## design/flow/design.v

```verilog
module two(clk, rst_n, in, valid_in, last_in, out, valid_out, last_out, ready);
	input wire clk, rst_n;
	input wire [32-1:0] in;
	input wire valid_in, last_in;
	output reg [32-1:0] out;
	output reg valid_out, last_out;
	output wire ready;
	reg [32-1:0] buff;
parameter [1:0] IDLE = 2'b00, S0 = 2'b01, S1 = 2'b10, S2 = 2'b11;
	reg [1:0] state;
	reg delay_last;
	wire we;
	wire S0_enable;
	wire S1_enable;
	wire S2_enable;
	wire S0toS1;
	wire S1toS2;
	wire S2toS1, S2toIDLE;
always @(posedge clk) begin
	if (!rst_n) begin
		state <= IDLE;
	end else begin
		case (state)
		IDLE : begin
			if (valid_in) begin
				state <= S0;
			end else begin
				state <= IDLE;
			end
		end
		S0 : begin
			if (S0toS1) begin
				state <= S1;
			end else begin
				state <= S0;
			end
		end
		S1 : begin
			if (S1toS2) begin
				state <= S2;
			end else begin
				state <= S1;
			end
		end
		S2 : begin
			if (S2toIDLE) begin
				state <= IDLE;
			end else if (S2toS1) begin
				state <= S1;
			end else begin
				state <= S2;
			end
		end
		endcase
	end
end
always @(posedge clk) begin
	if (!rst_n) begin
		buff <= 0;
		valid_out <= 0;
		last_out <= 0;
	end else begin
		if (S0_enable) begin
			buff <= in;
			valid_out <= 0;
			last_out <= 0;
		end else if (S1_enable) begin
			out <= (in > buff) ? in : buff;
			valid_out <= 1;
			last_out <= 0;
			buff <= (in > buff) ? buff : in;
		end else if (S2_enable) begin
			out <= buff;
			valid_out <= 1;
			last_out <= (S2toIDLE) ? 1 : 0;
			buff <= (we) ? in : buff;
		end else begin
			valid_out <= 0;
			last_out <= 0;
		end
	end
end
always @(posedge clk) begin
	if (!rst_n) begin
		delay_last <= 0;
	end else begin
		if (last_in) begin
			delay_last <= 1;
		end else if (S2toIDLE) begin
			delay_last <= 0;
		end else begin
			delay_last <= 0;
		end
	end
end
assign ready = (state != IDLE) & valid_in;
assign we = ready;
assign S0_enable = (state == S0) & we;
assign S1_enable = (state == S1) & we;
assign S2_enable = (state == S2);
assign S0toS1 = (state == S0) & we;
assign S1toS2 = (state == S1) & we;
assign S2toS1 = (state == S2) & we & !delay_last;
assign S2toIDLE = (state == S2) & delay_last;
endmodule
module four(clk, rst_n, in, valid_in, last_in, out, valid_out, last_out);
	input wire clk, rst_n;
	input wire [32-1:0] in;
	input wire valid_in, last_in;
	output reg [32-1:0] out;
	output reg valid_out, last_out;
	reg [32-1:0] fifo [4-1:0];
	reg [2-1:0] head;
	reg [1-1:0] tail0, tail1;
parameter [2:0] S0 = 3'b001, S1 = 3'b010, S2 = 3'b011, S3 = 3'b100, S4 = 3'b101;
	reg [2:0] state;
	reg delay_last;
	wire we;	 
	wire S0_enable, S1_enable, S2_enable, S3_enable, S4_enable;
	wire S0toS1;
	wire S1toS2, S1toS3;
	wire S2toS3, S2toS4;
	wire S3toS1, S3toS0;
	wire S4toS1, S4toS0;
	wire [32-1:0] mem0, mem1, mem2, mem3;
always @(posedge clk) begin
	if (!rst_n) begin
		state <= S0;
	end else begin
		case (state)
		S0 : begin
			if (S0toS1) begin
				state <= S1;
			end else begin
				state <= S0;
			end
		end
		S1 : begin
			if (S1toS2) begin
				state <= S2;
			end else if (S1toS3) begin
				state <= S3;
			end else begin
				state <= S1;
			end
		end
		S2 : begin
			if (S2toS3) begin
				state <= S3;
			end else if (S2toS4) begin
				state <= S4;
			end else begin
				state <= S2;
			end
		end
		S3 : begin
			if (S3toS1) begin
				state <= S1;
			end else if (S3toS0) begin
				state <= S0;
			end else begin
				state <= S3;
			end
		end
		S4 : begin
			if (S4toS1) begin
				state <= S1;
			end else if (S4toS0) begin
				state <= S0;
			end else begin
				state <= S4;
			end
		end
		endcase
	end
end
always @(posedge clk) begin
	if (!rst_n) begin
		head <= 0;
		tail0 <= 0;
		tail1 <= 0;
		valid_out <= 0;
		last_out <= 0;
	end else begin
		if (S0_enable) begin
			fifo[head] <= in;
			head <= head + 1;
		end
		else if (S1_enable) begin
			fifo[head] <= (in > fifo[tail0]) ? fifo[tail0] : in;
			out <= (in > fifo[tail0]) ? in : fifo[tail0];
			valid_out <= 1;
			last_out <= 0;
			head <= head + 1;
			tail0 <= (in > fifo[tail0]) ? tail0 : tail0 + 1;
			tail1 <= (in > fifo[tail0]) ? tail1 + 1 : tail1;
		end
		else if (S2_enable) begin
			fifo[head] <= in;
			out <= (fifo[tail1+2] > fifo[tail0]) ? fifo[tail1+2] : fifo[tail0];
			valid_out <= 1;
			last_out <= 0;
			head <= (we) ? head + 1 : head;
			tail0 <= (fifo[tail1+2] > fifo[tail0]) ? tail0 : tail0 + 1;
			tail1 <= (fifo[tail1+2] > fifo[tail0]) ? tail1 + 1 : tail1;
		end
		else if (S3_enable) begin
			fifo[head] <= in;
			out <= fifo[tail0];
			valid_out <= 1;
			last_out <= (S3toS0) ? 1 : 0;
			head <= (we && !delay_last) ? head + 1 : head;
			tail0 <= tail0 + 1;
		end
		else if (S4_enable) begin
			fifo[head] <= in;
			out <= fifo[tail1+2];
			valid_out <= 1;
			last_out <= (S4toS0) ? 1 : 0;
			head <= (we && !delay_last) ? head + 1 : head;
			tail1 <= tail1 + 1;
		end
		else begin
			valid_out <= 0;
			last_out <= 0;
		end
	end
end
always @(posedge clk) begin
	if (!rst_n) begin
		delay_last <= 0;
	end else begin
		if (last_in) begin
			delay_last <= 1;
		end else if (S3toS0 || S4toS0) begin
			delay_last <= 0;
		end else begin
			delay_last <= delay_last;
		end
	end
end
assign we = valid_in;
assign S0_enable = we & (state == S0);
assign S1_enable = (state == S1);
assign S2_enable = (state == S2);
assign S3_enable = (state == S3);
assign S4_enable = (state == S4);
assign S0toS1 = (state == S0) & (head == 1);
assign S1toS2 = (state == S1) & !(in > fifo[tail0]);
assign S1toS3 = (state == S1) & (in > fifo[tail0]) & (tail1 == 1);
assign S2toS3 = (state == S2) & (fifo[tail1+2] > fifo[tail0]) & (tail1 == 1);
assign S2toS4 = (state == S2) & !(fifo[tail1+2] > fifo[tail0]) & (tail0 == 1);
assign S3toS1 = (state == S3) & (tail0 == 1) & !delay_last;
assign S3toS0 = (state == S3) & (tail0 == 1) & delay_last;
assign S4toS1 = (state == S4) & (tail1 == 1) & !delay_last;
assign S4toS0 = (state == S4) & (tail1 == 1) & delay_last;
assign mem0 = fifo[0];
assign mem1 = fifo[1];
assign mem2 = fifo[2];
assign mem3 = fifo[3];
endmodule
module eight(clk, rst_n, in, valid_in, last_in, out, valid_out, last_out);
	input wire clk, rst_n;
	input wire [32-1:0] in;
	input wire valid_in, last_in;
	output reg [32-1:0] out;
	output reg valid_out, last_out;
	reg [32-1:0] fifo [8-1:0];
	reg [3-1:0] head;
	reg [2-1:0] tail0, tail1;
parameter [2:0] S0 = 3'b001, S1 = 3'b010, S2 = 3'b011, S3 = 3'b100, S4 = 3'b101;
	reg [2:0] state;
	reg delay_last;
	wire we;	 
	wire S0_enable, S1_enable, S2_enable, S3_enable, S4_enable;
	wire S0toS1;
	wire S1toS2, S1toS3;
	wire S2toS3, S2toS4;
	wire S3toS1, S3toS0;
	wire S4toS1, S4toS0;
	wire [32-1:0] mem0, mem1, mem2, mem3, mem4, mem5, mem6, mem7;
always @(posedge clk) begin
	if (!rst_n) begin
		state <= S0;
	end else begin
		case (state)
		S0 : begin
			if (S0toS1) begin
				state <= S1;
			end else begin
				state <= S0;
			end
		end
		S1 : begin
			if (S1toS2) begin
				state <= S2;
			end else if (S1toS3) begin
				state <= S3;
			end else begin
				state <= S1;
			end
		end
		S2 : begin
			if (S2toS3) begin
				state <= S3;
			end else if (S2toS4) begin
				state <= S4;
			end else begin
				state <= S2;
			end
		end
		S3 : begin
			if (S3toS1) begin
				state <= S1;
			end else if (S3toS0) begin
				state <= S0;
			end else begin
				state <= S3;
			end
		end
		S4 : begin
			if (S4toS1) begin
				state <= S1;
			end else if (S4toS0) begin
				state <= S0;
			end else begin
				state <= S4;
			end
		end
		endcase
	end
end
always @(posedge clk) begin
	if (!rst_n) begin
		head <= 0;
		tail0 <= 0;
		tail1 <= 0;
		valid_out <= 0;
		last_out <= 0;
	end else begin
		if (S0_enable) begin
			fifo[head] <= in;
			head <= head + 1;
		end
		else if (S1_enable) begin
			fifo[head] <= (in > fifo[tail0]) ? fifo[tail0] : in;
			out <= (in > fifo[tail0]) ? in : fifo[tail0];
			valid_out <= 1;
			last_out <= 0;
			head <= head + 1;
			tail0 <= (in > fifo[tail0]) ? tail0 : tail0 + 1;
			tail1 <= (in > fifo[tail0]) ? tail1 + 1 : tail1;
		end
		else if (S2_enable) begin
			fifo[head] <= in;
			out <= (fifo[tail1+4] > fifo[tail0]) ? fifo[tail1+4] : fifo[tail0];
			valid_out <= 1;
			last_out <= 0;
			head <= (we) ? head + 1 : head;
			tail0 <= (fifo[tail1+4] > fifo[tail0]) ? tail0 : tail0 + 1;
			tail1 <= (fifo[tail1+4] > fifo[tail0]) ? tail1 + 1 : tail1;
		end
		else if (S3_enable) begin
			fifo[head] <= in;
			out <= fifo[tail0];
			valid_out <= 1;
			last_out <= (S3toS0) ? 1 : 0;
			head <= (we && !delay_last) ? head + 1 : head;
			tail0 <= tail0 + 1;
		end
		else if (S4_enable) begin
			fifo[head] <= in;
			out <= fifo[tail1+4];
			valid_out <= 1;
			last_out <= (S4toS0) ? 1 : 0;
			head <= (we && !delay_last) ? head + 1 : head;
			tail1 <= tail1 + 1;
		end
		else begin
			valid_out <= 0;
			last_out <= 0;
		end
	end
end
always @(posedge clk) begin
	if (!rst_n) begin
		delay_last <= 0;
	end else begin
		if (last_in) begin
			delay_last <= 1;
		end else if (S3toS0 || S4toS0) begin
			delay_last <= 0;
		end else begin
			delay_last <= delay_last;
		end
	end
end
assign we = valid_in;
assign S0_enable = we & (state == S0);
assign S1_enable = (state == S1);
assign S2_enable = (state == S2);
assign S3_enable = (state == S3);
assign S4_enable = (state == S4);
assign S0toS1 = (state == S0) & (head == 3);
assign S1toS2 = (state == S1) & !(in > fifo[tail0]);
assign S1toS3 = (state == S1) & (in > fifo[tail0]) & (tail1 == 3);
assign S2toS3 = (state == S2) & (fifo[tail1+4] > fifo[tail0]) & (tail1 == 3);
assign S2toS4 = (state == S2) & !(fifo[tail1+4] > fifo[tail0]) & (tail0 == 3);
assign S3toS1 = (state == S3) & (tail0 == 3) & !delay_last;
assign S3toS0 = (state == S3) & (tail0 == 3) & delay_last;
assign S4toS1 = (state == S4) & (tail1 == 3) & !delay_last;
assign S4toS0 = (state == S4) & (tail1 == 3) & delay_last;
assign mem0 = fifo[0];
assign mem1 = fifo[1];
assign mem2 = fifo[2];
assign mem3 = fifo[3];
assign mem4 = fifo[4];
assign mem5 = fifo[5];
assign mem6 = fifo[6];
assign mem7 = fifo[7];
endmodule
module steen(clk, rst_n, in, valid_in, last_in, out, valid_out, last_out);
	input wire clk, rst_n;
	input wire [32-1:0] in;
	input wire valid_in, last_in;
	output reg [32-1:0] out;
	output reg valid_out, last_out;
	reg [32-1:0] fifo [16-1:0];
	reg [4-1:0] head;
	reg [3-1:0] tail0, tail1;
parameter [2:0] S0 = 3'b001, S1 = 3'b010, S2 = 3'b011, S3 = 3'b100, S4 = 3'b101;
	reg [2:0] state;
	reg delay_last;
	wire we;	 
	wire S0_enable, S1_enable, S2_enable, S3_enable, S4_enable;
	wire S0toS1;
	wire S1toS2, S1toS3;
	wire S2toS3, S2toS4;
	wire S3toS1, S3toS0;
	wire S4toS1, S4toS0;
	wire [32-1:0] mem0, mem1, mem2, mem3, mem4, mem5, mem6, mem7;
always @(posedge clk) begin
	if (!rst_n) begin
		state <= S0;
	end else begin
		case (state)
		S0 : begin
			if (S0toS1) begin
				state <= S1;
			end else begin
				state <= S0;
			end
		end
		S1 : begin
			if (S1toS2) begin
				state <= S2;
			end else if (S1toS3) begin
				state <= S3;
			end else begin
				state <= S1;
			end
		end
		S2 : begin
			if (S2toS3) begin
				state <= S3;
			end else if (S2toS4) begin
				state <= S4;
			end else begin
				state <= S2;
			end
		end
		S3 : begin
			if (S3toS1) begin
				state <= S1;
			end else if (S3toS0) begin
				state <= S0;
			end else begin
				state <= S3;
			end
		end
		S4 : begin
			if (S4toS1) begin
				state <= S1;
			end else if (S4toS0) begin
				state <= S0;
			end else begin
				state <= S4;
			end
		end
		endcase
	end
end
always @(posedge clk) begin
	if (!rst_n) begin
		head <= 0;
		tail0 <= 0;
		tail1 <= 0;
		valid_out <= 0;
		last_out <= 0;
	end else begin
		if (S0_enable) begin
			fifo[head] <= in;
			head <= head + 1;
		end
		else if (S1_enable) begin
			fifo[head] <= (in > fifo[tail0]) ? fifo[tail0] : in;
			out <= (in > fifo[tail0]) ? in : fifo[tail0];
			valid_out <= 1;
			last_out <= 0;
			head <= head + 1;
			tail0 <= (in > fifo[tail0]) ? tail0 : tail0 + 1;
			tail1 <= (in > fifo[tail0]) ? tail1 + 1 : tail1;
		end
		else if (S2_enable) begin
			fifo[head] <= in;
			out <= (fifo[tail1+8] > fifo[tail0]) ? fifo[tail1+8] : fifo[tail0];
			valid_out <= 1;
			last_out <= 0;
			head <= (we) ? head + 1 : head;
			tail0 <= (fifo[tail1+8] > fifo[tail0]) ? tail0 : tail0 + 1;
			tail1 <= (fifo[tail1+8] > fifo[tail0]) ? tail1 + 1 : tail1;
		end
		else if (S3_enable) begin
			fifo[head] <= in;
			out <= fifo[tail0];
			valid_out <= 1;
			last_out <= (S3toS0) ? 1 : 0;
			head <= (we && !delay_last) ? head + 1 : head;
			tail0 <= tail0 + 1;
		end
		else if (S4_enable) begin
			fifo[head] <= in;
			out <= fifo[tail1+8];
			valid_out <= 1;
			last_out <= (S4toS0) ? 1 : 0;
			head <= (we && !delay_last) ? head + 1 : head;
			tail1 <= tail1 + 1;
		end
		else begin
			valid_out <= 0;
			last_out <= 0;
		end
	end
end
always @(posedge clk) begin
	if (!rst_n) begin
		delay_last <= 0;
	end else begin
		if (last_in) begin
			delay_last <= 1;
		end else if (S3toS0 || S4toS0) begin
			delay_last <= 0;
		end else begin
			delay_last <= delay_last;
		end
	end
end
assign we = valid_in;
assign S0_enable = we & (state == S0);
assign S1_enable = (state == S1);
assign S2_enable = (state == S2);
assign S3_enable = (state == S3);
assign S4_enable = (state == S4);
assign S0toS1 = (state == S0) & (head == 7);
assign S1toS2 = (state == S1) & !(in > fifo[tail0]);
assign S1toS3 = (state == S1) & (in > fifo[tail0]) & (tail1 == 7);
assign S2toS3 = (state == S2) & (fifo[tail1+8] > fifo[tail0]) & (tail1 == 7);
assign S2toS4 = (state == S2) & !(fifo[tail1+8] > fifo[tail0]) & (tail0 == 7);
assign S3toS1 = (state == S3) & (tail0 == 7) & !delay_last;
assign S3toS0 = (state == S3) & (tail0 == 7) & delay_last;
assign S4toS1 = (state == S4) & (tail1 == 7) & !delay_last;
assign S4toS0 = (state == S4) & (tail1 == 7) & delay_last;
assign mem0 = fifo[0];
assign mem1 = fifo[1];
assign mem2 = fifo[2];
assign mem3 = fifo[3];
assign mem4 = fifo[4];
assign mem5 = fifo[5];
assign mem6 = fifo[6];
assign mem7 = fifo[7];
endmodule
module thtwo(clk, rst_n, in, valid_in, last_in, out, valid_out, last_out);
	input wire clk, rst_n;
	input wire [32-1:0] in;
	input wire valid_in, last_in;
	output reg [32-1:0] out;
	output reg valid_out, last_out;
	reg [32-1:0] fifo [32-1:0];
	reg [5-1:0] head;
	reg [4-1:0] tail0, tail1;
parameter [2:0] S0 = 3'b001, S1 = 3'b010, S2 = 3'b011, S3 = 3'b100, S4 = 3'b101;
	reg [2:0] state;
	reg delay_last;
	wire we;	 
	wire S0_enable, S1_enable, S2_enable, S3_enable, S4_enable;
	wire S0toS1;
	wire S1toS2, S1toS3;
	wire S2toS3, S2toS4;
	wire S3toS1, S3toS0;
	wire S4toS1, S4toS0;
	wire [32-1:0] mem0, mem1, mem2, mem3, mem4, mem5, mem6, mem7;
always @(posedge clk) begin
	if (!rst_n) begin
		state <= S0;
	end else begin
		case (state)
		S0 : begin
			if (S0toS1) begin
				state <= S1;
			end else begin
				state <= S0;
			end
		end
		S1 : begin
			if (S1toS2) begin
				state <= S2;
			end else if (S1toS3) begin
				state <= S3;
			end else begin
				state <= S1;
			end
		end
		S2 : begin
			if (S2toS3) begin
				state <= S3;
			end else if (S2toS4) begin
				state <= S4;
			end else begin
				state <= S2;
			end
		end
		S3 : begin
			if (S3toS1) begin
				state <= S1;
			end else if (S3toS0) begin
				state <= S0;
			end else begin
				state <= S3;
			end
		end
		S4 : begin
			if (S4toS1) begin
				state <= S1;
			end else if (S4toS0) begin
				state <= S0;
			end else begin
				state <= S4;
			end
		end
		endcase
	end
end
always @(posedge clk) begin
	if (!rst_n) begin
		head <= 0;
		tail0 <= 0;
		tail1 <= 0;
		valid_out <= 0;
		last_out <= 0;
	end else begin
		if (S0_enable) begin
			fifo[head] <= in;
			head <= head + 1;
		end
		else if (S1_enable) begin
			fifo[head] <= (in > fifo[tail0]) ? fifo[tail0] : in;
			out <= (in > fifo[tail0]) ? in : fifo[tail0];
			valid_out <= 1;
			last_out <= 0;
			head <= head + 1;
			tail0 <= (in > fifo[tail0]) ? tail0 : tail0 + 1;
			tail1 <= (in > fifo[tail0]) ? tail1 + 1 : tail1;
		end
		else if (S2_enable) begin
			fifo[head] <= in;
			out <= (fifo[tail1+16] > fifo[tail0]) ? fifo[tail1+16] : fifo[tail0];
			valid_out <= 1;
			last_out <= 0;
			head <= (we) ? head + 1 : head;
			tail0 <= (fifo[tail1+16] > fifo[tail0]) ? tail0 : tail0 + 1;
			tail1 <= (fifo[tail1+16] > fifo[tail0]) ? tail1 + 1 : tail1;
		end
		else if (S3_enable) begin
			fifo[head] <= in;
			out <= fifo[tail0];
			valid_out <= 1;
			last_out <= (S3toS0) ? 1 : 0;
			head <= (we && !delay_last) ? head + 1 : head;
			tail0 <= tail0 + 1;
		end
		else if (S4_enable) begin
			fifo[head] <= in;
			out <= fifo[tail1+16];
			valid_out <= 1;
			last_out <= (S4toS0) ? 1 : 0;
			head <= (we && !delay_last) ? head + 1 : head;
			tail1 <= tail1 + 1;
		end
		else begin
			valid_out <= 0;
			last_out <= 0;
		end
	end
end
always @(posedge clk) begin
	if (!rst_n) begin
		delay_last <= 0;
	end else begin
		if (last_in) begin
			delay_last <= 1;
		end else if (S3toS0 || S4toS0) begin
			delay_last <= 0;
		end else begin
			delay_last <= delay_last;
		end
	end
end
assign we = valid_in;
assign S0_enable = we & (state == S0);
assign S1_enable = (state == S1);
assign S2_enable = (state == S2);
assign S3_enable = (state == S3);
assign S4_enable = (state == S4);
assign S0toS1 = (state == S0) & (head == 15);
assign S1toS2 = (state == S1) & !(in > fifo[tail0]);
assign S1toS3 = (state == S1) & (in > fifo[tail0]) & (tail1 == 15);
assign S2toS3 = (state == S2) & (fifo[tail1+16] > fifo[tail0]) & (tail1 == 15);
assign S2toS4 = (state == S2) & !(fifo[tail1+16] > fifo[tail0]) & (tail0 == 15);
assign S3toS1 = (state == S3) & (tail0 == 15) & !delay_last;
assign S3toS0 = (state == S3) & (tail0 == 15) & delay_last;
assign S4toS1 = (state == S4) & (tail1 == 15) & !delay_last;
assign S4toS0 = (state == S4) & (tail1 == 15) & delay_last;
assign mem0 = fifo[0];
assign mem1 = fifo[1];
assign mem2 = fifo[2];
assign mem3 = fifo[3];
assign mem4 = fifo[4];
assign mem5 = fifo[5];
assign mem6 = fifo[6];
assign mem7 = fifo[7];
endmodule
module top(clk, rst_n, in, valid_in, last_in, out, valid_out, last_out, ready);
	input wire clk, rst_n;
	input wire [32-1:0] in;
	input wire valid_in, last_in;
	output wire [32-1:0] out;
	output wire valid_out, last_out;
	output wire ready;
	wire [32-1:0] out0, out1, out2, out3;
	wire valid_out0, valid_out1, valid_out2, valid_out3;
	wire last_out0, last_out1, last_out2, last_out3;
two tw0(.clk(clk), .rst_n(rst_n), .in(in), .valid_in(valid_in), .last_in(last_in), .out(out0), .valid_out(valid_out0), .last_out(last_out0), .ready(ready));
four f0(.clk(clk), .rst_n(rst_n), .in(out0), .valid_in(valid_out0), .last_in(last_out0), .out(out1), .valid_out(valid_out1), .last_out(last_out1));
eight e0(.clk(clk), .rst_n(rst_n), .in(out1), .valid_in(valid_out1), .last_in(last_out1), .out(out2), .valid_out(valid_out2), .last_out(last_out2));
steen s0(.clk(clk), .rst_n(rst_n), .in(out2), .valid_in(valid_out2), .last_in(last_out2), .out(out3), .valid_out(valid_out3), .last_out(last_out3));
thtwo t0(.clk(clk), .rst_n(rst_n), .in(out3), .valid_in(valid_out3), .last_in(last_out3), .out(out), .valid_out(valid_out), .last_out(last_out));
endmodule
```

## design/flow/run.sh

```bash
#!/bin/bash
# the make line also repeats each setting of config.mk as NAME=value (left out here)
make -C /OpenROAD-flow-scripts/flow DESIGN_CONFIG=/design/flow/config.mk WORK_HOME=/design/flow/orfs CLKGATE_MAP_FILE= finish
```

## design/flow/config.mk

```make
export PLATFORM = sky130hd
export DESIGN_NAME = top
export DESIGN_NICKNAME = top
export VERILOG_FILES = /design/flow/design.v
export SDC_FILE = /design/flow/constraint.sdc
export NUM_CORES = 4
export LEC_CHECK = 0
export CAP_MARGIN = 20
export CORE_MARGIN = 2
export CORE_UTILIZATION = 65
export MAX_ROUTING_LAYER = met4
export SLEW_MARGIN = 20
```

## design/flow/constraint.sdc

```tcl
create_clock -name core_clock -period 5.37 [get_ports {clk}]
set_input_delay 1.0740 -clock core_clock [delete_from_list [all_inputs] [get_ports {clk}]]
set_output_delay 1.0740 -clock core_clock [all_outputs]
set_load 0.01 [all_outputs]
```

==> results of run 1 <==
==> metal layers <==
layer	vias to the layer above	wire length [um]	track usage [%]	part of all wire [%]
met5	-	0	-	0
met2	2557	114000	51.7	48
met3	412	20800	5.41	8.8
met1	26791	93600	46.8	40
li1	21662	-	-	-
met4	0	8160	10.8	3.4
==> what timing repair did <==
action                     CTS  global route
gates resized                0             2
setup endpoints to repair    0           593
setup buffers                0             0
hold buffers                 0             0
==> area by class of cell <==
class / count / share of cell area, %
inverters: 168 / 0.598
clock inverters: 119 / 0.898
repair buffers: 321 / 2.91
flip-flops and latches: 2193 / 61.5
diodes: 3 / 0.00712
multi-input cells: 2579 / 26.5
well taps: 1903 / 2.26
clock buffers: 274 / 5.36
==> per-stage QoR <==
| stage | worst slack [ps] | utilization [%] | setup TNS, ps | cell area [sq um] |
|---|---|---|---|---|
| after floorplan | -437 | - | -419630 | 93900 |
| final | 201 | 73.4 | 0 | 105000 |
| after global placement | 211 | 68.8 | 0 | 98700 |
| after global routing | 23.9 | 73.4 | 0 | 105000 |
| after detailed placement | 87.2 | 68.8 | 0 | 98700 |
| after CTS | 60.4 | 73.4 | 0 | 105000 |
==> results.yml, run 1 <==
# flow metrics
worst_setup_path:
  crit_chain: "buf_12 > buf_12 > mux4_2 > mux4_2 > inv_1 > ha_1 > nor2b_1 > o211ai_1 > a2111oi_0 > or4_1 > o211ai_2 > o21ai_4 > buf_4 > mux2i_1 > mux2i_1"
  crit_required_ps: 5890
  worst-path-buf-inv: 4
  r2r-end: "t0.out[29]$_DFFE_PP_"
  slowest_stage: "or4_1"
  path_max_fanout: 27
  critical_path_class: "reg -> reg"
  endpoint_kind: "flop"
  crit_path_start_kind: "flop"
  path_delay_family: "multiplexers"
  r2r_cells: 15
  worst_path_largest_cell_delay_ps: 660
  cp.depth: 15
  worstSetupEndpoint: "t0.out[29]$_DFFE_PP_"
  r2r_slack_ps: 200
  worstPathArrival_ps: 5690
synthesis:
  yosys-top-cells-count: "edfxtp_1, mux4_2, ha_1, nand2_1, o21ai_0"
  mux_share_pct: 16.8
  top_cell_area_share_pct: 66.5
  syn_nets: 5541
  yosys_cells: 5194
  avgSynthCellArea_sq_um: 18.1
  ys_top_cells_by_area: "edfxtp_1, mux4_2, ha_1"
  synth_seq_share_pct: 69.0
  largest_area_cell: "edfxtp_1"
  xor_area_share_pct: 0.0933
  synthAdderAreaFrac_pct: 4.15
  compound_area_share_pct: 4.39
  ys_types: 81
  edf_count: 2080
  simple_gate_area_share_pct: 3.74
  synthTopLogicFamily: "multiplexers"
  ys_area_sq_mm: 0.0939
  synth-main-ff-cell: "edfxtp_1"
  top_cell: "edfxtp_1"
  ys_seq_elements: 2193
  yosysWarningCount: 5
  syn_area_sq_mm: 0.0939
  netlist_instances: 5194
  async_reset_ff_share_pct: 0
min_path:
  min_from: "tw0.buff[7]$_SDFFE_PN0P_"
  hold_path.class: "reg -> reg"
  hold_depth: 2
  worstHoldEndpoint: "tw0.buff[7]$_SDFFE_PN0P_"
route:
  drt_pass1_iterations: 6
  drc_errors: 0
  wl_per_cell_um: 31.3
  via_count: 51422
  drtAntennaViolNets: 0
  drtIter0Drc: 6598
  finalWirelength_um: 237000
  via_per_inst: 6.80
grt:
  grt_pass1_vias: 50552
  grt_use_total_pct: 33.6
  antenna_found_initial: 3
  grt_max_degree: 82
  grt_pass1_wl_um: 344000
  gr-total-overflow: 0
timing:
  period_used_pct: 96.3
  worst_pin_slew_ps: 1120
  drv_slew: 0
  whs_ps: 475
  max_clock_freq_ghz: 0.193
  fin_skew_ps: 28.5
  period_needed_ps: 5170
  rsz0062_at_grt: "false"
  relSlewSlack_pct: 25.6
  finalSetupViolCount: 0
  hold_viol_final: 0
final_layout:
  register_area_sq_mm: 0.0648
  fill_cells: 8565
  final_nets: 5819
  combGateArea_sq_mm: 0.0279
  instances_no_fill: 7560
  area_growth_pct: 12.3
die:
  pin_count: 71
  core_area_sq_mm: 0.143
  fp_util_pct: 65.4
  die_height_um: 384
  die_x_um: 384
  dieArea_sq_mm: 0.147
  row_count: 139
clocking:
  cts_htree_levels: 4
  clk_latency_ps: 830
  cts_max_path_buffers: 3
  cts_root_buffer: "clkbuf_16"
  cts_tree: "done"
  cts.sinks: 2193
  cts_inserted_buffers: 209
  clk_pin_slew_ps: 60
power:
  power_leader: "sequential cells"
  leakagePower_nw: 34.8
  vdd_drop_max_mv: 0.314
  clock_power_share_pct: 42.1
  p_comb_w: 0.000876
  pg_clk_w: 0.0142
  finalPower_w: 0.0337
  pg_seq_w: 0.0186
  pwr-share-seq_pct: 55.3
  internal_power_w: 0.0268
  combPwrFrac_pct: 2.6
  p_per_area_mw_per_mm2: 320
  switching_share_pct: 20.3
  p_sw_w: 0.00684
placement:
  hpwl_um: 144000
  io_buffers: 70
  gp_congestion: 0.880
  dpl.cell_count: 7164
outcome:
  status: "complete, no violations"
job:
  drv_cap: 0
  tool_warnings: 39
==> inputs of run 2 (changes only) <==
Settings changed: CAP_MARGIN 20 to 30, CELL_PAD_IN_SITES_DETAIL_PLACEMENT set to 0, CORE_UTILIZATION 65 to 22, CTS_CLUSTER_SIZE set to 92, MAX_ROUTING_LAYER met4 to unset.
Clock period 5.37 ns to 5.46 ns, I/O delays scaled along.
==> run 2 against run 1 <==
  * Via count decreased by 2.3%
  * Highest routed layer is now met5
  * Clock skew increased by 64 ps
  * Clock-buffer cell count down 22
  * Sequential power barely moved
  * Non-clock buffer count down 35
  * Core utilization fell by 48 points
  * Still clean
==> results.yml, run 2 <==
# flow metrics
power:
  vdd_drop_max_mv: 0.273
  finalPower_w: 0.0331
  switching_share_pct: 20.6
  pg_seq_w: 0.0183
  combPwrFrac_pct: 2.6
  p_comb_w: 0.000852
  power_leader: "sequential cells"
  leakagePower_nw: 34.6
  p_per_area_mw_per_mm2: 301
  clock_power_share_pct: 42.1
  pwr-share-seq_pct: 55.3
  pg_clk_w: 0.0139
  internal_power_w: 0.0263
  p_sw_w: 0.00680
final_layout:
  area_growth_pct: 17.0
  instances_no_fill: 11260
  utilization_pct: 25.9
  final_nets: 5781
  fill_cells: 42428
  final_area_sq_mm: 0.110
timing:
  hold_viol_final: 0
  fin_skew_ps: 92.6
  drv_slew: 0
  rsz0062_at_grt: "false"
  period_needed_ps: 5130
  worst_pin_slew_ps: 1000
  layout_setup_ws_ps: 334
  max_clock_freq_ghz: 0.195
  finalSetupViolCount: 0
  period_used_pct: 93.9
  relSlewSlack_pct: 33.0
synthesis:
  top_cell: "edfxtp_1"
  xor_area_share_pct: 0.0933
  syn_nets: 5541
  top_cell_area_share_pct: 66.5
  synthAdderAreaFrac_pct: 4.15
  synth_seq_share_pct: 69.0
  simple_gate_area_share_pct: 3.74
  ys_top_cells_by_area: "edfxtp_1, mux4_2, ha_1"
  ys_seq_elements: 2193
  syn_area_sq_mm: 0.0939
  yosys-top-cells-count: "edfxtp_1, mux4_2, ha_1, nand2_1, o21ai_0"
  synthTopLogicFamily: "multiplexers"
  ys_area_sq_mm: 0.0939
  largest_area_cell: "edfxtp_1"
  compound_area_share_pct: 4.39
  yosys_cells: 5194
  yosysWarningCount: 5
  synth-main-ff-cell: "edfxtp_1"
  async_reset_ff_share_pct: 0
  avgSynthCellArea_sq_um: 18.1
  edf_count: 2080
  ys_types: 81
  mux_share_pct: 16.8
  netlist_instances: 5194
worst_setup_path:
  cp.depth: 12
  worst-path-buf-inv: 1
  path_max_fanout: 39
  crit_required_ps: 6090
  endpoint_kind: "flop"
  r2r_slack_ps: 330
  r2r_cells: 12
  path_delay_family: "multiplexers"
  worst_path_largest_cell_delay_ps: 570
  critical_path_class: "reg -> reg"
  crit_path_start_kind: "flop"
  worstSetupEndpoint: "t0.out[10]$_DFFE_PP_"
  slowest_stage: "or4_1"
  r2r-end: "t0.out[10]$_DFFE_PP_"
  r2r-start: "t0.tail1[0]$_SDFFE_PN0P_"
  startpoint: "t0.tail1[0]$_SDFFE_PN0P_"
  worstPathArrival_ps: 5760
  crit_chain: "buf_12 > mux4_2 > mux4_2 > ha_1 > nor2b_1 > o211ai_1 > a2111oi_0 > or4_1 > o211ai_2 > o21ai_4 > mux2i_1 > mux2i_1"
die:
  fp_util_pct: 22.1
  pin_count: 71
  core_area_sq_mm: 0.424
  die_x_um: 657
  row_count: 239
  die_height_um: 657
  dieArea_sq_mm: 0.432
route:
  via_per_inst: 4.46
  drtIter0Drc: 5261
  drtAntennaViolNets: 0
  drc_errors: 0
  finalWirelength_um: 244000
  via_count: 50219
  wl_per_cell_um: 21.7
  drt_pass1_iterations: 6
clocking:
  cts_setup_buffers: 0
  postCtsHoldBufs: 0
  cts_max_path_buffers: 4
  cts_tree: "done"
  clk_latency_ps: 890
  cts.sinks: 2193
  cts_root_buffer: "clkbuf_16"
  cts_inserted_buffers: 206
  cts_htree_levels: 4
  clk_pin_slew_ps: 70
  cts_resized: 0
placement:
  dpl.cell_count: 10885
  gp_congestion: 0.818
  preCtsSetupSlack_ps: 335
  io_buffers: 70
  hpwl_um: 153000
  place_area_sq_mm: 0.103
outcome:
  status: "complete, no violations"
grt:
  grt_use_total_pct: 11.0
  grt_pass1_wl_um: 353000
  antenna_found_initial: 7
  gr-total-overflow: 0
  grt_pass1_vias: 50504
  grt_max_degree: 102
min_path:
  worstHoldEndpoint: "f0.delay_last$_SDFFE_PN0P_"
  hold_path.class: "reg -> reg"
  min_from: "tw0.last_out$_SDFF_PP0_"
  hold_depth: 2
job:
  drv_cap: 0
  tool_warnings: 38
run 2: routing by layer:
layer	wire (um)	share of wire [%]	global-route usage, %
met3	14200	5.8	1.50
met4	5570	2.3	2.75
met5	7	0.0029	0
met2	118000	48	18.4
met1	106000	43	14.9
run 2: layout make-up:
type                       count  area (sq um)  share of cell area, %
antenna                        3          7.51                0.00684
sequential                  2193         64800                   59.0
clock inverter               116           942                  0.858
timing repair buffer         286          3090                   2.82
clock buffer                 252          5420                   4.94
tap                         5663          7090                   6.45
inverter                     168           631                  0.574
multi-input combinational   2579         27900                   25.4
run 2: per-stage QoR:
stage | TNS, ps | hold WS (ps)
after floorplan | -333230 | 434
after detailed placement | 0 | 459
after global placement | -978 | 454
after global routing | 0 | 499
final | 0 | 471
after CTS | 0 | 474
==> inputs of run 3 (changes only) <==
Settings changed: CAP_MARGIN 30 to 40, CELL_PAD_IN_SITES_DETAIL_PLACEMENT 0 to unset, CELL_PAD_IN_SITES_GLOBAL_PLACEMENT set to 3, CORE_UTILIZATION 22 to 38, CTS_CLUSTER_SIZE 92 to unset, GPL_ROUTABILITY_DRIVEN set to 0, MIN_ROUTING_LAYER set to met1, PLACE_DENSITY set to 0.95, TNS_END_PERCENT set to 70.
Clock period 5.46 ns to 8.0 ns, I/O delays scaled along.
==> run 3 against run 2 <==
  * Register-to-register slack improved by 1700 ps
  * Die size fell by 42%
  * Area after synthesis did not move
  * Sequential power fell by 32%
  * Critical endpoint is now t0.out[20]$_DFFE_PP_
  * Flip-flop count did not move
==> results.yml, run 3 <==
# flow metrics
grt:
  antenna_found_initial: 6
  busiest_layer: "met2"
  globalRouteMet3Util_pct: 3.29
  grt_pass1_vias: 50147
  grt_use_total_pct: 18.8
  grt_util_met1_pct: 26.2
  use_met2_pct: 30.0
  grt_max_degree: 77
  gr-total-overflow: 0
  grt_pass1_wl_um: 347000
synthesis:
  async_reset_ff_share_pct: 0
  syn_area_sq_mm: 0.0939
  xor_area_share_pct: 0.0933
  yosys_cells: 5194
  ys_seq_elements: 2193
  largest_area_cell: "edfxtp_1"
  avgSynthCellArea_sq_um: 18.1
  ys_types: 81
  top_cell: "edfxtp_1"
  synthTopLogicFamily: "multiplexers"
  top_cell_area_share_pct: 66.5
  mux_share_pct: 16.8
  compound_area_share_pct: 4.39
  synth-main-ff-cell: "edfxtp_1"
  yosys-top-cells-count: "edfxtp_1, mux4_2, ha_1, nand2_1, o21ai_0"
  netlist_instances: 5194
  edf_count: 2080
  ys_area_sq_mm: 0.0939
  synthAdderAreaFrac_pct: 4.15
  syn_nets: 5541
  ys_top_cells_by_area: "edfxtp_1, mux4_2, ha_1"
  synth_seq_share_pct: 69.0
  simple_gate_area_share_pct: 3.74
  yosysWarningCount: 5
timing:
  fin_tns_setup_ps: 0
  max_clock_freq_ghz: 0.169
  finalSetupViolCount: 0
  drv_slew: 0
  period_used_pct: 74.1
  worst_pin_slew_ps: 1080
  hold_viol_final: 0
  fin_skew_ps: 88.8
  rsz0062_at_grt: "false"
  relSlewSlack_pct: 28.0
  period_needed_ps: 5930
  layout_setup_ws_ps: 2070
worst_setup_path:
  path_delay_family: "multiplexers"
  r2r-end: "t0.out[20]$_DFFE_PP_"
  worstSetupEndpoint: "t0.out[20]$_DFFE_PP_"
  crit_chain: "buf_12 > mux4_2 > mux4_2 > inv_1 > ha_1 > a21oi_1 > o21ai_0 > a221oi_1 > o22ai_1 > nor2_4 > buf_4 > buf_4 > mux2i_1 > mux2i_1"
  r2r_slack_ps: 2070
  endpoint_kind: "flop"
  path_max_fanout: 64
  r2r_cells: 14
  cp.depth: 14
  crit_required_ps: 8570
  worst-path-buf-inv: 4
  critical_path_class: "reg -> reg"
  worstPathArrival_ps: 6500
  worst_path_largest_cell_delay_ps: 670
  slowest_stage: "nor2_4"
  crit_path_start_kind: "flop"
min_path:
  hold_path.class: "reg -> reg"
  hold_depth: 2
  worstHoldEndpoint: "t0.delay_last$_SDFFE_PN0P_"
  min_from: "s0.last_out$_SDFFE_PN0N_"
die:
  fp_util_pct: 38.2
  dieArea_sq_mm: 0.251
  pin_count: 71
  die_height_um: 501
  row_count: 182
  core_area_sq_mm: 0.246
  die_x_um: 501
final_layout:
  area_growth_pct: 14.2
  fill_cells: 20709
  final_nets: 5762
  instances_no_fill: 8825
power:
  internal_power_w: 0.0184
  p_per_area_mw_per_mm2: 217
  switching_share_pct: 20.8
  combPwrFrac_pct: 2.5
  pwr-share-seq_pct: 53.7
  pg_clk_w: 0.0102
  pg_seq_w: 0.0125
  leakagePower_nw: 34.7
  vdd_drop_max_mv: 0.202
  p_sw_w: 0.00485
  clock_power_share_pct: 43.8
  p_comb_w: 0.000587
  power_leader: "sequential cells"
route:
  finalWirelength_um: 240000
  wl_per_cell_um: 27.2
  via_count: 50427
  drtAntennaViolNets: 0
  drc_errors: 0
  drtIter0Drc: 6203
  via_per_inst: 5.71
  drt_pass1_iterations: 8
placement:
  preCtsSetupSlack_ps: 1650
  io_buffers: 70
  dpl.cell_count: 8409
  hpwl_um: 145000
clocking:
  cts_tree: "done"
  cts_htree_levels: 4
  cts_inserted_buffers: 215
  cts.sinks: 2193
  postCtsHoldBufs: 0
  clk_latency_ps: 900
  cts_resized: 0
  cts_max_path_buffers: 3
  cts_setup_buffers: 0
  clk_pin_slew_ps: 60
  cts_root_buffer: "clkbuf_16"
outcome:
  status: "complete, no violations"
job:
  drv_cap: 0
  tool_warnings: 35
[run 3: metrics by stage]
stage | power (W) | util, % | hold WS, ps | area (sq um)
after floorplan | 0.0131 | - | 434 | 93900
after global placement | 0.0133 | 40.4 | 455 | 99300
after detailed placement | 0.0133 | 40.6 | 465 | 99800
after CTS | 0.0235 | 43.6 | 474 | 107000
after global routing | 0.0239 | 43.6 | 491 | 107000
final | 0.0233 | 43.6 | 463 | 107000
[run 3: layout make-up]
type                    instances  area (sq um)  area share, %
diodes                          2          5.00        0.00467
clock buffers                 260          5610           5.23
clock inverters               145          1600           1.49
inverters                     168           631          0.588
multi-input cells            2579         27900           26.0
flip-flops and latches       2193         64800           60.4
well taps                    3220          4030           3.76
repair buffers                258          2690           2.51
[run 3: routing by layer]
layer | vias to the layer above | routed length, um
li1 | 21535 | -
met1 | 26216 | 98400
met2 | 2296 | 114000
met3 | 380 | 19900
met4 | 0 | 7980
met5 | - | 0
==> inputs of run 4 (changes only) <==
Settings changed: CAP_MARGIN 40 to 0, CELL_PAD_IN_SITES_DETAIL_PLACEMENT set to 2, CELL_PAD_IN_SITES_GLOBAL_PLACEMENT 3 to unset, CORE_ASPECT_RATIO set to 0.66, CORE_MARGIN 2 to 8, CORE_UTILIZATION 38 to 71, CTS_CLUSTER_DIAMETER set to 176, CTS_CLUSTER_SIZE set to 88, GPL_TIMING_DRIVEN set to 0, MAX_ROUTING_LAYER set to met4, MIN_ROUTING_LAYER met1 to unset, PLACE_DENSITY 0.95 to unset, PLACE_DENSITY_LB_ADDON set to 0.26, SETUP_SLACK_MARGIN set to -0.41, SLEW_MARGIN 20 to 10, TNS_END_PERCENT 70 to unset.
Clock period 8.0 ns to 8.95 ns, I/O delays scaled along.
==> run 4 against run 3 <==
  * The flow now stops in 3_5_place_dp
  * Area after synthesis did not move
  * Die size fell by 42%
  * Synthesized cell count stayed put
==> results.yml, run 4 <==
# implementation run metrics
synthesis:
  compound_area_share_pct: 4.39
  netlist_instances: 5194
  edf_count: 2080
  yosysWarningCount: 5
  simple_gate_area_share_pct: 3.74
  xor_area_share_pct: 0.0933
  ys_seq_elements: 2193
  avgSynthCellArea_sq_um: 18.1
  ys_top_cells_by_area: "edfxtp_1, mux4_2, ha_1"
  top_cell_area_share_pct: 66.5
  yosys_cells: 5194
  syn_nets: 5541
  syn_area_sq_mm: 0.0939
  async_reset_ff_share_pct: 0
  yosys-top-cells-count: "edfxtp_1, mux4_2, ha_1, nand2_1, o21ai_0"
  largest_area_cell: "edfxtp_1"
  synthTopLogicFamily: "multiplexers"
  ys_types: 81
  ys_area_sq_mm: 0.0939
  synth_seq_share_pct: 69.0
  top_cell: "edfxtp_1"
  synth-main-ff-cell: "edfxtp_1"
  mux_share_pct: 16.8
  synthAdderAreaFrac_pct: 4.15
die:
  die_x_um: 464
  fp_util_pct: 71.5
  dieArea_sq_mm: 0.144
  core_area_sq_mm: 0.131
  row_count: 108
  die_height_um: 311
  pin_count: 71
outcome:
  error_line: "[ERROR DPL-0033] detailed placement checks failed during check placement."
  status: "aborted with a tool error"
  haltStage: "3_5_place_dp"
placement:
  io_buffers: 70
[run 4: through the flow]
stage                   std cells  setup WS, ps  power, W
after floorplan              5194          3110    0.0117
after global placement       7024         -2140    0.0119
==> inputs of run 5 (changes only) <==
Settings changed: CAP_MARGIN 0 to 20, CELL_PAD_IN_SITES_DETAIL_PLACEMENT 2 to unset, CORE_ASPECT_RATIO 0.66 to unset, CORE_MARGIN 8 to 2, CORE_UTILIZATION 71 to 70, CTS_CLUSTER_DIAMETER 176 to unset, CTS_CLUSTER_SIZE 88 to 19, GPL_ROUTABILITY_DRIVEN 0 to unset, GPL_TIMING_DRIVEN 0 to unset, MAX_ROUTING_LAYER met4 to unset, PLACE_DENSITY_LB_ADDON 0.26 to unset, SETUP_SLACK_MARGIN -0.41 to unset, SLEW_MARGIN 10 to 20.
Clock period 8.95 ns to 3.97 ns, I/O delays scaled along.
==> run 5 against run 4 <==
  * Now fails the layout checks on setup timing
  * Synthesized cell count is the same
  * Area after synthesis unchanged
  * Die size fell by 5.1%
==> results.yml, run 5 <==
# flow metrics
grt:
  grt_pass1_wl_um: 386000
  antenna_found_initial: 4
  grt_max_degree: 102
  grt_pass1_vias: 56688
  gr-total-overflow: 0
  grt_use_total_pct: 39.6
power:
  pwr-share-seq_pct: 54.2
  pg_clk_w: 0.0200
  p_comb_w: 0.00129
  clock_power_share_pct: 43.1
  vdd_drop_max_mv: 0.574
  p_sw_w: 0.00976
  combPwrFrac_pct: 2.8
  internal_power_w: 0.0367
  power_leader: "sequential cells"
  switching_share_pct: 21.0
  p_per_area_mw_per_mm2: 418
  pg_seq_w: 0.0252
  leakagePower_nw: 37.5
min_path:
  hold_depth: 2
  min_from: "rst_n"
  hold_path.class: "in -> reg"
  worstHoldEndpoint: "s0.head[1]$_SDFFE_PN0P_"
worst_setup_path:
  worst-path-buf-inv: 5
  path_delay_family: "multiplexers"
  worstSetupEndpoint: "t0.out[23]$_DFFE_PP_"
  worstPathArrival_ps: 5280
  crit_chain: "buf_12 > buf_16 > mux4_2 > mux4_2 > inv_4 > buf_4 > ha_4 > a21oi_2 > o21ai_4 > o2bb2ai_1 > or4_4 > o211ai_4 > o21ai_4 > buf_12 > mux2i_1 > mux2i_1"
  cp.depth: 16
  crit_path_start_kind: "flop"
  path_max_fanout: 8
  crit_required_ps: 4530
  endpoint_kind: "flop"
  r2r_cells: 16
  critical_path_class: "reg -> reg"
  slowest_stage: "mux4_2"
  worst_path_largest_cell_delay_ps: 570
  r2r_slack_ps: -740
  r2r-end: "t0.out[23]$_DFFE_PP_"
outcome:
  status: "finished with violations"
  so_faults: "setup timing"
synthesis:
  yosys-top-cells-count: "edfxtp_1, mux4_2, ha_1, nand2_1, o21ai_0"
  synthTopLogicFamily: "multiplexers"
  syn_nets: 5541
  netlist_instances: 5194
  async_reset_ff_share_pct: 0
  yosys_cells: 5194
  yosysWarningCount: 5
  avgSynthCellArea_sq_um: 18.1
  ys_seq_elements: 2193
  simple_gate_area_share_pct: 3.74
  syn_area_sq_mm: 0.0939
  mux_share_pct: 16.8
  synthAdderAreaFrac_pct: 4.15
  top_cell: "edfxtp_1"
  compound_area_share_pct: 4.39
  ys_top_cells_by_area: "edfxtp_1, mux4_2, ha_1"
  synth-main-ff-cell: "edfxtp_1"
  synth_seq_share_pct: 69.0
  ys_types: 81
  largest_area_cell: "edfxtp_1"
  top_cell_area_share_pct: 66.5
  ys_area_sq_mm: 0.0939
  xor_area_share_pct: 0.0933
  edf_count: 2080
route:
  wl_per_cell_um: 34.7
  via_per_inst: 7.23
  drt_pass1_iterations: 8
  drc_errors: 0
  drtAntennaViolNets: 0
  drtIter0Drc: 8767
  finalWirelength_um: 272000
  via_count: 56608
timing:
  finalSetupViolCount: 1924
  period_used_pct: 119
  period_needed_ps: 4710
  drv_slew: 0
  max_clock_freq_ghz: 0.212
  hold_viol_final: 0
  layout_setup_ws_ps: -744
  fin_skew_ps: 33.7
  relSlewSlack_pct: 24.9
  rsz0062_at_grt: "true"
  worst_pin_slew_ps: 1130
  fin_tns_setup_ps: -951450
clocking:
  postCtsHoldBufs: 0
  cts_tree: "done"
  cts.sinks: 2193
  cts_root_buffer: "clkbuf_16"
  cts_max_path_buffers: 3
  clk_pin_slew_ps: 70
  clk_latency_ps: 870
  cts_inserted_buffers: 206
  cts_htree_levels: 4
die:
  die_x_um: 370
  die_height_um: 370
  core_area_sq_mm: 0.133
  dieArea_sq_mm: 0.137
  pin_count: 71
  fp_util_pct: 70.4
  row_count: 134
final_layout:
  final_nets: 6230
  area_growth_pct: 18.4
  fill_cells: 6024
  utilization_pct: 83.4
placement:
  gp_congestion: 0.930
  hpwl_um: 152000
  io_buffers: 70
  preCtsSetupSlack_ps: -742
job:
  tool_warnings: 46
  drv_cap: 0
run 5: area by class of cell:
type	count	area (sq um)	area share [%]
clock buffers	255	5460	4.91
repair buffers	708	7660	6.89
diodes	1	2.50	0.00225
multi-input cells	2606	29000	26.1
inverters	168	641	0.576
flip-flops and latches	2193	64800	58.3
clock inverters	134	1340	1.20
well taps	1768	2210	1.99
run 5: repair_timing:
action	4_1_cts	5_1_grt
setup endpoints to repair	1920	2041
setup buffers	40	23
pin swaps	39	9
gates cloned	34	7
resized	120	39
run 5: per-layer routing:
metal / global-route usage, % / wire length (um)
met1: 53.0 / 92600
met2: 63.0 / 130000
met3: 9.09 / 33300
met4: 18.4 / 15600
met5: 0 / 12
run 5: per-stage QoR:
| stage | power, W | cell area, sq um | hold WS (ps) | instances |
|---|---|---|---|---|
| after floorplan | 0.0264 | 94500 | 434 | 5194 |
| after global placement | 0.0269 | 102000 | 454 | 7340 |
| after detailed placement | 0.0269 | 102000 | 461 | 7340 |
| after CTS | 0.0464 | 111000 | 315 | 7803 |
| after global routing | 0.0474 | 111000 | 324 | 7832 |
| final | 0.0465 | 111000 | 339 | 7833 |
==> inputs of run 6 (changes only) <==
Settings changed: CTS_CLUSTER_SIZE 19 to 100, PLACE_DENSITY_LB_ADDON set to 0.06, SETUP_SLACK_MARGIN set to 1.15.
==> run 6 against run 5 <==
  * Still fails the layout checks on setup timing
  * First-iteration DRC count down 9.7%
  * Wire length down 3.3%
  * Design area about the same
  * Total power up 1.6%
  * Critical path type unchanged
  * Critical endpoint is now t0.fifo[0][11]$_DFFE_PP_
  * Largest power group unchanged
==> results.yml, run 6 <==
# flow metrics
route:
  wl_met3_um: 28500
  drtIter0Drc: 7920
  drt_pass1_iterations: 6
  finalWirelength_um: 263000
  drc_errors: 0
  wl_met2_um: 127000
  drtAntennaViolNets: 0
  highest_layer: "met5"
  wl_met1_um: 92000
  via_per_inst: 7.10
  wl_per_cell_um: 33.6
  via_count: 55625
synthesis:
  async_reset_ff_share_pct: 0
  yosysWarningCount: 5
  xor_area_share_pct: 0.0933
  ys_types: 81
  yosys_cells: 5194
  edf_count: 2080
  netlist_instances: 5194
  synthTopLogicFamily: "multiplexers"
  syn_nets: 5541
  synth_seq_share_pct: 69.0
  ys_area_sq_mm: 0.0939
  yosys-top-cells-count: "edfxtp_1, mux4_2, ha_1, nand2_1, o21ai_0"
  ys_top_cells_by_area: "edfxtp_1, mux4_2, ha_1"
  mux_share_pct: 16.8
  largest_area_cell: "edfxtp_1"
  avgSynthCellArea_sq_um: 18.1
  synth-main-ff-cell: "edfxtp_1"
  ys_seq_elements: 2193
  synthAdderAreaFrac_pct: 4.15
  syn_area_sq_mm: 0.0939
  top_cell_area_share_pct: 66.5
  simple_gate_area_share_pct: 3.74
  top_cell: "edfxtp_1"
  compound_area_share_pct: 4.39
worst_setup_path:
  crit_path_start_kind: "flop"
  r2r_cells: 15
  crit_chain: "buf_12 > buf_6 > mux4_2 > mux4_2 > inv_1 > ha_1 > nand4_1 > and4bb_4 > nor2b_2 > o31a_1 > o21ai_2 > or2_4 > clkbuf_16 > buf_4 > o21ai_4"
  crit_required_ps: 4550
  cpMostUsedCell: "mux4_2"
  path_max_fanout: 16
  endpoint_kind: "flop"
  slowest_stage: "mux4_2"
  worst_path_largest_cell_delay_ps: 550
  cp.depth: 15
  worstPathArrival_ps: 5190
  r2r_slack_ps: -640
  worstSetupEndpoint: "t0.fifo[0][11]$_DFFE_PP_"
  critical_path_class: "reg -> reg"
  worst-path-buf-inv: 5
  r2r-end: "t0.fifo[0][11]$_DFFE_PP_"
  path_delay_family: "simple AND/OR/NAND/NOR gates"
placement:
  gp_congestion: 0.947
  io_buffers: 70
  hpwl_um: 155000
  place_area_sq_mm: 0.103
clocking:
  cts.sinks: 2193
  cts_max_path_buffers: 3
  cts_tree: "done"
  clk_pin_slew_ps: 60
  cts_root_buffer: "clkbuf_16"
  cts_inserted_buffers: 206
  clk_latency_ps: 860
  cts_htree_levels: 4
  postCtsHoldBufs: 0
power:
  switching_share_pct: 21.0
  internal_power_w: 0.0373
  pwr-share-seq_pct: 53.3
  pg_clk_w: 0.0206
  p_comb_w: 0.00138
  combPwrFrac_pct: 2.9
  vdd_drop_max_mv: 0.478
  clock_power_share_pct: 43.7
  p_per_area_mw_per_mm2: 424
  pg_seq_w: 0.0252
  power_leader: "sequential cells"
  p_sw_w: 0.00989
  leakagePower_nw: 37.6
grt:
  antenna_found_initial: 12
  grt_pass1_vias: 56476
  grt_use_total_pct: 38.7
  gr-total-overflow: 0
  grt_max_degree: 101
  grt_pass1_wl_um: 380000
outcome:
  so_faults: "setup timing"
  status: "finished with violations"
final_layout:
  area_growth_pct: 18.5
  final_area_sq_mm: 0.111
  utilization_pct: 83.4
  final_nets: 6228
die:
  core_area_sq_mm: 0.133
  die_height_um: 370
  die_x_um: 370
  pin_count: 71
  row_count: 134
  dieArea_sq_mm: 0.137
  fp_util_pct: 70.4
timing:
  rsz0062_at_grt: "true"
  max_clock_freq_ghz: 0.217
  layout_setup_ws_ps: -639
  worst_pin_slew_ps: 1140
  whs_ps: 263
  drv_slew: 0
  fin_skew_ps: 45.3
  hold_viol_final: 0
  period_used_pct: 116
  finalSetupViolCount: 1911
  relSlewSlack_pct: 23.4
  period_needed_ps: 4610
job:
  drv_cap: 0
  tool_warnings: 42
min_path:
  hold_depth: 2
  hold_path.class: "in -> reg"
  worstHoldEndpoint: "e0.state[0]$_DFF_P_"
  min_from: "rst_n"
-- run 6: layout make-up --
cell class / instances / area, sq um
Antenna cell: 3 / 7.51
Clock buffer: 257 / 5480
Clock inverter: 134 / 1600
Fill cell: 5929 / 22100
Inverter: 168 / 638
Multi-Input combinational cell: 2588 / 28800
Sequential cell: 2193 / 64800
Tap cell: 1768 / 2210
Timing Repair Buffer: 724 / 7740
-- run 6: per-stage QoR --
stage / setup WS, ps / power [W] / instances / TNS, ps
final: -639 / 0.0472 / 7835 / -865370
after global routing: -746 / 0.0481 / 7833 / -1082200
after global placement: -709 / 0.0269 / 7363 / -845940
after floorplan: -104 / 0.0264 / 5194 / -133780
after CTS: -564 / 0.0472 / 7785 / -859710
after detailed placement: -887 / 0.0269 / 7363 / -1009180
-- run 6: repair_timing --
item / in CTS / in global routing
endpoints found under the setup margin: 2684 / 3321
resized: 43 / 77
pin swaps: 19 / 21
cloned: 9 / 6
buffers inserted: 22 / 41
-- run 6: per-layer routing --
| metal | up-vias | GRT usage [%] |
|---|---|---|
| met4 | 12 | 19.6 |
| met5 | - | 0 |
| met3 | 909 | 8.14 |
| li1 | 22496 | - |
| met2 | 4102 | 61.6 |
| met1 | 28106 | 51.5 |
==> inputs of run 7 (changes only) <==
Settings changed: CORE_UTILIZATION 70 to 57, CTS_CLUSTER_SIZE 100 to unset, PLACE_DENSITY_LB_ADDON 0.06 to unset, SETUP_SLACK_MARGIN 1.15 to unset.
Clock period 3.97 ns to 3.52 ns, I/O delays scaled along.
==> run 7 against run 6 <==
  * The layout still fails its checks (setup timing)
  * Clock skew decreased by 19 ps
  * Wire length decreased by 4.1%
  * Sequential power increased by 13%
  * Worst setup slack got worse by 310 ps
  * Critical path type unchanged
  * Critical endpoint is now t0.fifo[26][15]$_DFFE_PP_
  * Largest cell class unchanged
  * Largest power group unchanged
==> results.yml, run 7 <==
# flow metrics
outcome:
  status: "finished with violations"
  so_faults: "setup timing"
worst_setup_path:
  crit_path_start_kind: "flop"
  crit_chain: "buf_12 > buf_12 > buf_16 > mux4_2 > mux4_2 > inv_4 > ha_1 > nand4_1 > nor4_1 > buf_4 > a211o_1 > o22ai_2 > o21ai_2 > buf_4 > or2_4 > buf_12 > nand2_2 > o21ai_4 > buf_12 > buf_12"
  worstPathArrival_ps: 5060
  cpMostUsedCell: "buf_12"
  r2r-end: "t0.fifo[26][15]$_DFFE_PP_"
  worstSetupEndpoint: "t0.fifo[26][15]$_DFFE_PP_"
  worst_path_largest_cell_delay_ps: 570
  crit_required_ps: 4110
  critical_path_class: "reg -> reg"
  endpoint_kind: "flop"
  r2r_cells: 20
  path_max_fanout: 16
  r2r_slack_ps: -950
  slowest_stage: "mux4_2"
  cp.depth: 20
  path_delay_family: "buffers and inverters"
  worst-path-buf-inv: 9
route:
  finalWirelength_um: 252000
  drtAntennaViolNets: 0
  via_per_inst: 6.31
  drt_pass1_iterations: 5
  wl_met1_um: 108000
  wl_per_cell_um: 29.8
  drc_errors: 0
  drtIter0Drc: 5780
  wl_met3_um: 18000
  via_count: 53490
  highest_layer: "met5"
  wl_met2_um: 120000
synthesis:
  synthAdderAreaFrac_pct: 4.15
  compound_area_share_pct: 4.39
  ys_top_cells_by_area: "edfxtp_1, mux4_2, ha_1"
  yosysWarningCount: 5
  ys_seq_elements: 2193
  yosys_cells: 5194
  mux_share_pct: 16.8
  top_cell: "edfxtp_1"
  xor_area_share_pct: 0.0933
  syn_nets: 5541
  synthTopLogicFamily: "multiplexers"
  yosys-top-cells-count: "edfxtp_1, mux4_2, ha_1, nand2_1, o21ai_0"
  syn_area_sq_mm: 0.0939
  avgSynthCellArea_sq_um: 18.1
  ys_area_sq_mm: 0.0939
  simple_gate_area_share_pct: 3.74
  edf_count: 2080
  largest_area_cell: "edfxtp_1"
  synth-main-ff-cell: "edfxtp_1"
  top_cell_area_share_pct: 66.5
  synth_seq_share_pct: 69.0
  async_reset_ff_share_pct: 0
  netlist_instances: 5194
  ys_types: 81
power:
  pg_clk_w: 0.0233
  p_comb_w: 0.00160
  clock_power_share_pct: 43.7
  pg_seq_w: 0.0284
  p_sw_w: 0.0108
  leakagePower_nw: 39.2
  combPwrFrac_pct: 3.0
  vdd_drop_max_mv: 0.567
  p_per_area_mw_per_mm2: 464
  switching_share_pct: 20.2
  pwr-share-seq_pct: 53.3
  power_leader: "sequential cells"
  internal_power_w: 0.0425
die:
  core_area_sq_mm: 0.163
  row_count: 148
  dieArea_sq_mm: 0.168
  fp_util_pct: 57.5
  pin_count: 71
  die_x_um: 410
  die_height_um: 410
job:
  drv_cap: 0
  tool_warnings: 41
timing:
  period_needed_ps: 4470
  drv_slew: 0
  max_clock_freq_ghz: 0.224
  worst_pin_slew_ps: 877
  hold_viol_final: 0
  rsz0062_at_grt: "true"
  finalSetupViolCount: 2090
  layout_setup_ws_ps: -947
  fin_skew_ps: 25.9
  relSlewSlack_pct: 41.0
  fin_tns_setup_ps: -1514420
  period_used_pct: 127
final_layout:
  final_area_sq_mm: 0.115
  final_nets: 6457
  area_growth_pct: 22.4
  utilization_pct: 70.4
clocking:
  cts_htree_levels: 4
  clk_pin_slew_ps: 60
  cts_inserted_buffers: 216
  clk_latency_ps: 860
  cts_max_path_buffers: 3
  postCtsHoldBufs: 0
  cts_tree: "done"
  cts_root_buffer: "clkbuf_16"
  cts.sinks: 2193
min_path:
  hold_depth: 2
  min_from: "rst_n"
  worstHoldEndpoint: "f0.state[0]$_DFF_P_"
  hold_path.class: "in -> reg"
grt:
  grt_use_total_pct: 30.5
  grt_max_degree: 72
  grt_pass1_wl_um: 369000
  gr-total-overflow: 0
  grt_pass1_vias: 53963
  antenna_found_initial: 5
placement:
  hpwl_um: 160000
  gp_congestion: 0.903
  preCtsSetupSlack_ps: -1080
  place_area_sq_mm: 0.106
  io_buffers: 70
## run 7: stage by stage
| stage | hold WS [ps] | cells | total power, W |
|---|---|---|---|
| 3_5_place_dp | 457 | 7970 | 0.0305 |
| 3_3_place_gp | 452 | 7970 | 0.0305 |
| 2_1_floorplan | 434 | 5194 | 0.0298 |
| 4_1_cts | 285 | 8463 | 0.0536 |
| 6_report | 335 | 8471 | 0.0533 |
| 5_1_grt | 303 | 8470 | 0.0547 |
## run 7: layout make-up
cell class | instances | area, sq um
Multi-Input combinational cell | 2586 | 28900
Antenna cell | 2 | 5.00
Tap cell | 2175 | 2720
Inverter | 168 | 643
Sequential cell | 2193 | 64800
Clock inverter | 136 | 1430
Clock buffer | 266 | 5730
Timing Repair Buffer | 945 | 10700
Fill cell | 10339 | 48300
## run 7: metal layers
layer  track usage, %  vias to the layer above
met5                0                        -
met4             7.80                        2
met3             4.27                      350
met2             48.1                     2139
met1             45.3                    27978
li1                 -                    23021
## run 7: timing repair
item | 4_1_cts | 5_1_grt
cloned | 25 | 2
endpoints found under the setup margin | 2090 | 2092
resized | 137 | 38
setup buffers | 67 | 5
pin swaps | 47 | 11
==> inputs of run 8 (changes only) <==
Settings changed: CORE_UTILIZATION 57 to 12.
Clock period 3.52 ns to 9.57 ns, I/O delays scaled along.
==> run 8 against run 7 <==
  * Now clean on timing, DRC and antenna
  * Wire length fell by 1.7%
  * Area after synthesis is the same
  * Critical path type unchanged
  * Critical endpoint is now t0.fifo[18][15]$_DFFE_PP_
  * Register-to-register slack gained 3900 ps
  * Total power down 63%
  * Clock power down 62%
==> results.yml, run 8 <==
# flow metrics
route:
  drc_errors: 0
  via_per_inst: 3.10
  finalWirelength_um: 248000
  drtIter0Drc: 4638
  num_antenna_cells: 0
  wl_per_cell_um: 15.5
  drt_pass1_iterations: 5
  drtAntennaViolNets: 0
  via_count: 49569
worst_setup_path:
  crit_required_ps: 10210
  path_max_fanout: 32
  cpMostUsedCell: "buf_4"
  critical_path_class: "reg -> reg"
  worst_path_largest_cell_delay_ps: 870
  crit_chain: "buf_4 > mux4_2 > mux4_2 > inv_1 > ha_1 > nand4_1 > nor4_1 > and2_1 > o22ai_1 > o21ai_1 > or2_2 > buf_4 > nand2_1 > o21ai_1 > buf_4"
  crit_path_start_kind: "flop"
  r2r-end: "t0.fifo[18][15]$_DFFE_PP_"
  cp.depth: 15
  worst-path-buf-inv: 4
  slowest_stage: "nor4_1"
  worstPathArrival_ps: 7280
  r2r_cells: 15
  r2r_slack_ps: 2930
  worstSetupEndpoint: "t0.fifo[18][15]$_DFFE_PP_"
  path_delay_family: "simple AND/OR/NAND/NOR gates"
  endpoint_kind: "flop"
synthesis:
  synthAdderAreaFrac_pct: 4.15
  synth-main-ff-cell: "edfxtp_1"
  ys_seq_elements: 2193
  simple_gate_area_share_pct: 3.74
  async_reset_ff_share_pct: 0
  yosysWarningCount: 5
  ys_top_cells_by_area: "edfxtp_1, mux4_2, ha_1"
  ys_area_sq_mm: 0.0939
  netlist_instances: 5194
  synth_seq_share_pct: 69.0
  mux_share_pct: 16.8
  top_cell_area_share_pct: 66.5
  xor_area_share_pct: 0.0933
  largest_area_cell: "edfxtp_1"
  yosys_cells: 5194
  compound_area_share_pct: 4.39
  top_cell: "edfxtp_1"
  edf_count: 2080
  avgSynthCellArea_sq_um: 18.1
  synthTopLogicFamily: "multiplexers"
  ys_types: 81
  syn_area_sq_mm: 0.0939
  yosys-top-cells-count: "edfxtp_1, mux4_2, ha_1, nand2_1, o21ai_0"
  syn_nets: 5541
timing:
  period_needed_ps: 6640
  fin_tns_setup_ps: 0
  period_used_pct: 69.3
  worst_pin_slew_ps: 1100
  fin_skew_ps: 120
  drv_slew: 0
  hold_viol_final: 0
  rsz0062_at_grt: "false"
  finalSetupViolCount: 0
  relSlewSlack_pct: 26.8
  layout_setup_ws_ps: 2930
  max_clock_freq_ghz: 0.151
power:
  leakagePower_nw: 34.4
  power_leader: "sequential cells"
  vdd_drop_max_mv: 0.145
  internal_power_w: 0.0157
  p_comb_w: 0.000483
  finalPower_w: 0.0197
  pg_clk_w: 0.00879
  switching_share_pct: 20.5
  p_sw_w: 0.00404
  pg_seq_w: 0.0104
  pwr-share-seq_pct: 53.0
  p_per_area_mw_per_mm2: 171
  combPwrFrac_pct: 2.4
  clock_power_share_pct: 44.6
placement:
  place_area_sq_mm: 0.108
  dpl.cell_count: 15578
  gp_congestion: 0.783
  io_buffers: 70
  hpwl_um: 147000
  preCtsSetupSlack_ps: 2890
min_path:
  worstHoldEndpoint: "tw0.buff[31]$_SDFFE_PN0P_"
  hold_depth: 2
  hold_path.class: "reg -> reg"
  min_from: "tw0.buff[31]$_SDFFE_PN0P_"
outcome:
  status: "complete, no violations"
die:
  dieArea_sq_mm: 0.789
  pin_count: 71
  row_count: 324
  fp_util_pct: 12.1
  die_x_um: 888
  die_height_um: 888
  core_area_sq_mm: 0.779
grt:
  grt_pass1_wl_um: 357000
  gr-total-overflow: 0
  antenna_found_initial: 8
  grt_pass1_vias: 49253
  grt_max_degree: 105
  grt_use_total_pct: 5.98
job:
  tool_warnings: 38
  drv_cap: 0
clocking:
  cts_max_path_buffers: 4
  clk_latency_ps: 870
  cts_resized: 0
  cts_tree: "done"
  cts.sinks: 2193
  clk_pin_slew_ps: 60
  postCtsHoldBufs: 0
  cts_htree_levels: 4
  cts_inserted_buffers: 220
  cts_setup_buffers: 0
  cts_root_buffer: "clkbuf_16"
final_layout:
  final_nets: 5716
  instances_no_fill: 15982
  area_growth_pct: 23.0
  final_area_sq_mm: 0.115
## run 8: per-stage QoR
stage / utilization [%] / hold WS [ps]
4_1_cts: 14.8 / 471
2_1_floorplan: - / 434
6_report: 14.8 / 468
3_3_place_gp: 13.9 / 455
3_5_place_dp: 13.9 / 461
5_1_grt: 14.8 / 495
## run 8: layer usage
layer / vias up / share of wire, % / global-route usage, %
li1: 21456 / - / -
met1: 26228 / 43 / 7.92
met2: 1559 / 49 / 10.2
met3: 326 / 5.9 / 0.928
met4: 0 / 2.4 / 1.42
met5: - / 0 / 0
## run 8: final cells by class
cell class | instances | area, sq um
flip-flops and latches | 2193 | 64800
inverters | 168 | 631
clock inverters | 142 | 1480
repair buffers | 207 | 1800
multi-input cells | 2579 | 27900
well taps | 10432 | 13100
clock buffers | 261 | 5800
fillers | 85158 | 663000
Power figures rest on the tool's default switching activity, not on a simulated workload.
